S:
==> flow/design.v (excerpt) <==
module mat_mul #
	(
        parameter integer DIM_LOG = 2,     
        parameter integer DIM = 2**DIM_LOG,
        parameter integer SIZE = DIM*DIM,
        parameter integer SIZE_LOG = 2*DIM_LOG,
        parameter integer DATA_WIDTH = 32
    )
    (
		input wire  s00_axi_aclk,
		input wire  s00_axi_aresetn,
		output wire  s00_axis_tready,
		input wire [DATA_WIDTH-1 : 0] s00_axis_tdata,
		input wire  s00_axis_tlast,
        input wire  s00_axis_tvalid,
		output wire  m00_axis_tvalid,
        output wire [DATA_WIDTH-1 : 0] m00_axis_tdata,
        output wire [(DATA_WIDTH/8)-1 : 0] m00_axis_tstrb,
        output wire  m00_axis_tlast,
        input wire  m00_axis_tready,
        input wire sel, 
        input wire start
    );
make LEC_CHECK=0 ABC_AREA=0 CAP_MARGIN=20 CELL_PAD_IN_SITES_DETAIL_PLACEMENT=0 CELL_PAD_IN_SITES_GLOBAL_PLACEMENT=0 CORE_MARGIN=2 CORE_UTILIZATION=72 CTS_CLUSTER_SIZE=31 MAX_ROUTING_LAYER=met5 PLACE_DENSITY=0.95 SETUP_SLACK_MARGIN=0.54 SLEW_MARGIN=20 finish   # period 5.04 ns
run.sh (not shown) runs the stock make flow with config.mk's settings and CLKGATE_MAP_FILE=.
The log for S ends in global routing (5_1_grt) with error GRT-0116, so the run never completed.
For Q, these inputs were changed with respect to S:
- a deleted CELL_PAD_IN_SITES_DETAIL_PLACEMENT that had been 0
- a deleted CELL_PAD_IN_SITES_GLOBAL_PLACEMENT that had been 0
- a change of ABC_AREA from 0 to 1
- a deleted SETUP_SLACK_MARGIN that had been 0.54
- a change of CTS_CLUSTER_SIZE from 31 to 23
- an added PLACE_DENSITY_LB_ADDON of 0.06
- a deleted MAX_ROUTING_LAYER that had been met5
- a deleted PLACE_DENSITY that had been 0.95
--- outcome ---
Completing all stages was not enough for Q: its layout failed the final checks because of setup timing. Taking S as the reference, in Q combined area of all synthesized cells higher; number of synthesized register bits ~0 delta; HPWL reported at the end of detailed placement fell by 20%.


Starting RTL as in the previous note.
clock: 5.04 ns
lec_check: 0
abc_area: 1
cap_margin: 20
core_margin: 2
core_utilization: 72
cts_cluster_diameter: 396
cts_cluster_size: 23
place_density_lb_addon: 0.06
setup_slack_margin: 1.46
slew_margin: 20
The baseline finished but failed the layout checks on negative setup slack.
Next try:
ABC_AREA = default   (was 1)
CORE_UTILIZATION = 9   (was 72)
CTS_CLUSTER_DIAMETER = default   (was 396)
CTS_CLUSTER_SIZE = default   (was 23)
PLACE_DENSITY = 0.6   (was default)
PLACE_DENSITY_LB_ADDON = default   (was 0.06)
SETUP_SLACK_MARGIN = default   (was 1.46)
clock period = 15.7 ns   (was 5.04 ns; I/O delays follow)
This time the run went through all stages and came out clean.
Area after synthesis went down by 3.7%.
Via count went down by about 27%.
Core utilization went down by 69 points.
Count of clock-buffer cells in the layout went up by 65.
Next try:
CORE_UTILIZATION = 40   (was 9)
clock period = 9.07 ns   (was 15.7 ns; I/O delays follow)
Via count came out lower slightly.
Synthesized cell count is unchanged.
Next try:
CORE_UTILIZATION = 72   (was 40)
CTS_CLUSTER_SIZE = 43   (was default)
PLACE_DENSITY = default   (was 0.6)
SETUP_SLACK_MARGIN = -0.44   (was default)
clock period = 6.41 ns   (was 9.07 ns; I/O delays follow)
Outcome: This time the run finished with negative setup slack left; global-route usage increases by 25 points; via count increases by 16%; die area goes down by 44%; setup slack degrades by 1.4 ns.


The RTL this note starts from:
==> flow/design.v <==
`timescale 1ns / 1ps
module mat_mul #
	(
        parameter integer DIM_LOG = 2,     
        parameter integer DIM = 2**DIM_LOG,
        parameter integer SIZE = DIM*DIM,
        parameter integer SIZE_LOG = 2*DIM_LOG,
        parameter integer DATA_WIDTH = 32
    )
    (
		input wire  s00_axi_aclk,
		input wire  s00_axi_aresetn,
		output wire  s00_axis_tready,
		input wire [DATA_WIDTH-1 : 0] s00_axis_tdata,
		input wire  s00_axis_tlast,
        input wire  s00_axis_tvalid,
		output wire  m00_axis_tvalid,
        output wire [DATA_WIDTH-1 : 0] m00_axis_tdata,
        output wire [(DATA_WIDTH/8)-1 : 0] m00_axis_tstrb,
        output wire  m00_axis_tlast,
        input wire  m00_axis_tready,
        input wire sel, 
        input wire start
    );
	reg busy;               
	reg item_done;          
	reg matrix_done;        
	reg start_transfer;     
	reg transfer;           
	reg last_transfer;      
	reg mac_enable;         
    reg [DATA_WIDTH-1 : 0] mem_A [0 : SIZE-1];  
    reg [DATA_WIDTH-1 : 0] mem_B [0 : SIZE-1];  
    reg [DATA_WIDTH-1 : 0] mem_R [0 : SIZE-1];  
    reg [DATA_WIDTH-1 : 0] mat_A;    
    reg [DATA_WIDTH-1 : 0] mat_B;    
    reg [DATA_WIDTH-1 : 0] mat_R;    
    reg [SIZE_LOG-1 : 0] addr_stream_in;     
    reg [SIZE_LOG-1 : 0] addr_stream_out;    
    wire [SIZE_LOG-1 : 0] addr_A;    
    wire [SIZE_LOG-1 : 0] addr_B;    
    reg [SIZE_LOG-1 : 0] addr_R;     
    reg [DIM_LOG-1 : 0] row_cnt;     
    reg [DIM_LOG-1 : 0] col_cnt;     
    reg [DIM_LOG-1 : 0] tmp_cnt;     
    wire [DATA_WIDTH-1 : 0] mad;     
    reg [DATA_WIDTH-1 : 0] mac;      
    assign s00_axis_tready = !busy  && s00_axis_tvalid ;  
    always @ (posedge s00_axi_aclk) begin
        if (!s00_axi_aresetn || s00_axis_tlast)
            addr_stream_in <= 0;
        else if (s00_axis_tready)  
            addr_stream_in <= addr_stream_in+1 ;  
    end
    always @ (posedge s00_axi_aclk) begin 
        if (s00_axis_tvalid && !sel && s00_axis_tready)  
            mem_A [addr_stream_in] <= s00_axis_tdata;
        if (busy)  
            mat_A <= mem_A [addr_A];
    end
    always @ (posedge s00_axi_aclk) begin
        if (s00_axis_tvalid && sel && s00_axis_tready)  
            mem_B [addr_stream_in] <= s00_axis_tdata;
        if (busy)  
            mat_B <= mem_B [addr_B];
    end
    assign m00_axis_tstrb = 4'hf;    
    assign m00_axis_tdata = mat_R;   
    assign m00_axis_tlast = last_transfer;   
    assign m00_axis_tvalid =  transfer; 
    always @ (posedge s00_axi_aclk) begin
        if (!s00_axi_aresetn || matrix_done)  
            addr_stream_out <= 0;
        else if ((m00_axis_tready && transfer  || start_transfer  ))  
            addr_stream_out <=   addr_stream_out + 1;  
    end
    always @ (posedge s00_axi_aclk) begin
        if (!s00_axi_aresetn)
            start_transfer <= 0;
        else
            start_transfer <= matrix_done; 
    end
    always @ (posedge s00_axi_aclk) begin
        if (!s00_axi_aresetn || (m00_axis_tlast && m00_axis_tvalid && m00_axis_tready))  
            transfer <= 0;
        else if (start_transfer)  
            transfer <= 1; 
    end
    always @ (posedge s00_axi_aclk) begin
        if (!s00_axi_aresetn)
            last_transfer <= 0;
        else if (m00_axis_tready && transfer || start_transfer)
            last_transfer <= (addr_stream_out == SIZE-1); 
    end
    always @ (posedge s00_axi_aclk) begin
        if (item_done)  
            mem_R [addr_R] <= mad ;  
        if (m00_axis_tready && transfer || start_transfer)  
            mat_R <= mem_R [addr_stream_out];
    end
    always @ (posedge s00_axi_aclk) begin
        if (!s00_axi_aresetn || matrix_done ) 
            busy <= 0;
        else if (start )  
            busy <= 1'b1;
    end
    always @ (posedge s00_axi_aclk) begin
        if (!s00_axi_aresetn)
            item_done <= 0;
        else
            item_done <= (tmp_cnt==DIM-1 && busy) ;  
    end
    always @ (posedge s00_axi_aclk) begin
        if (!s00_axi_aresetn)
            matrix_done <= 0;
        else
            matrix_done <= (row_cnt == DIM-1) && (col_cnt == DIM-1) && (tmp_cnt==DIM-1) ;  
    end
    always @ (posedge s00_axi_aclk) begin
        if (!s00_axi_aresetn || start || tmp_cnt == DIM)  
            tmp_cnt <= 0;
        else if (busy && !matrix_done)  
            tmp_cnt <= tmp_cnt + 1;
    end
    always @ (posedge s00_axi_aclk) begin
        if (!s00_axi_aresetn || start || col_cnt==DIM)  
            col_cnt <= 0;
        else if (busy && tmp_cnt==DIM-1)  
            col_cnt <= col_cnt + 1;
    end
    always @ (posedge s00_axi_aclk) begin
        if (!s00_axi_aresetn || start || row_cnt==DIM)  
            row_cnt <= 0;
        else if (busy && col_cnt == DIM-1 && tmp_cnt==DIM-1)  
            row_cnt <= row_cnt + 1;
    end
    assign addr_A = row_cnt * (DIM) + tmp_cnt;  
    assign addr_B = tmp_cnt * (DIM) + col_cnt;
    always @ (posedge s00_axi_aclk) begin
        if (!s00_axi_aresetn || start)
            addr_R <= 0;
        else if (busy && item_done)  
            addr_R <= addr_R + 1 ;  
    end
    assign mad = mat_A * mat_B + mac;
    always @ (posedge s00_axi_aclk) begin
       if (!s00_axi_aresetn || tmp_cnt==0 )  
           mac <= 0;
       else if (mac_enable)
           mac <= mad ;  
    end
    always @ (posedge s00_axi_aclk) begin
       if (!s00_axi_aresetn)
           mac_enable <= 0;
       else if (busy)
           mac_enable <= 1;  
    end
endmodule
make LEC_CHECK=0 ABC_AREA=1 CAP_MARGIN=5 CELL_PAD_IN_SITES_DETAIL_PLACEMENT=0 CELL_PAD_IN_SITES_GLOBAL_PLACEMENT=0 CORE_ASPECT_RATIO=0.57 CORE_MARGIN=9 CORE_UTILIZATION=25 CTS_CLUSTER_SIZE=31 GPL_ROUTABILITY_DRIVEN=1 MAX_ROUTING_LAYER=met5 MIN_ROUTING_LAYER=met1 SETUP_SLACK_MARGIN=-0.4 SLEW_MARGIN=20 TNS_END_PERCENT=95 finish   # period 6.35 ns
The baseline reached the layout checks and failed them: setup timing.
Edit:
Settings changed: ABC_AREA 1 to not set, CAP_MARGIN 5 to 20, CELL_PAD_IN_SITES_DETAIL_PLACEMENT 0 to not set, CELL_PAD_IN_SITES_GLOBAL_PLACEMENT 0 to not set, CORE_ASPECT_RATIO 0.57 to not set, CORE_MARGIN 9 to 2, CORE_UTILIZATION 25 to 58, CTS_CLUSTER_SIZE 31 to not set, GPL_ROUTABILITY_DRIVEN 1 to not set, MAX_ROUTING_LAYER met5 to not set, MIN_ROUTING_LAYER met1 to not set, SETUP_SLACK_MARGIN -0.4 to not set, TNS_END_PERCENT 95 to not set.
Clock period 6.35 ns to 5.43 ns, I/O delays scaled along.
Outcome: The changed run reached the layout checks and failed them: setup timing; final area shrinks by about 6%; wire length shrinks by about 22%; maximum frequency shrinks by 2.8%; worst setup slack is worse by 1100 ps; die size shrinks by 60%; core utilization grows by 38 points; global-route usage grows by 15 points; non-clock buffer count shrinks by 55.
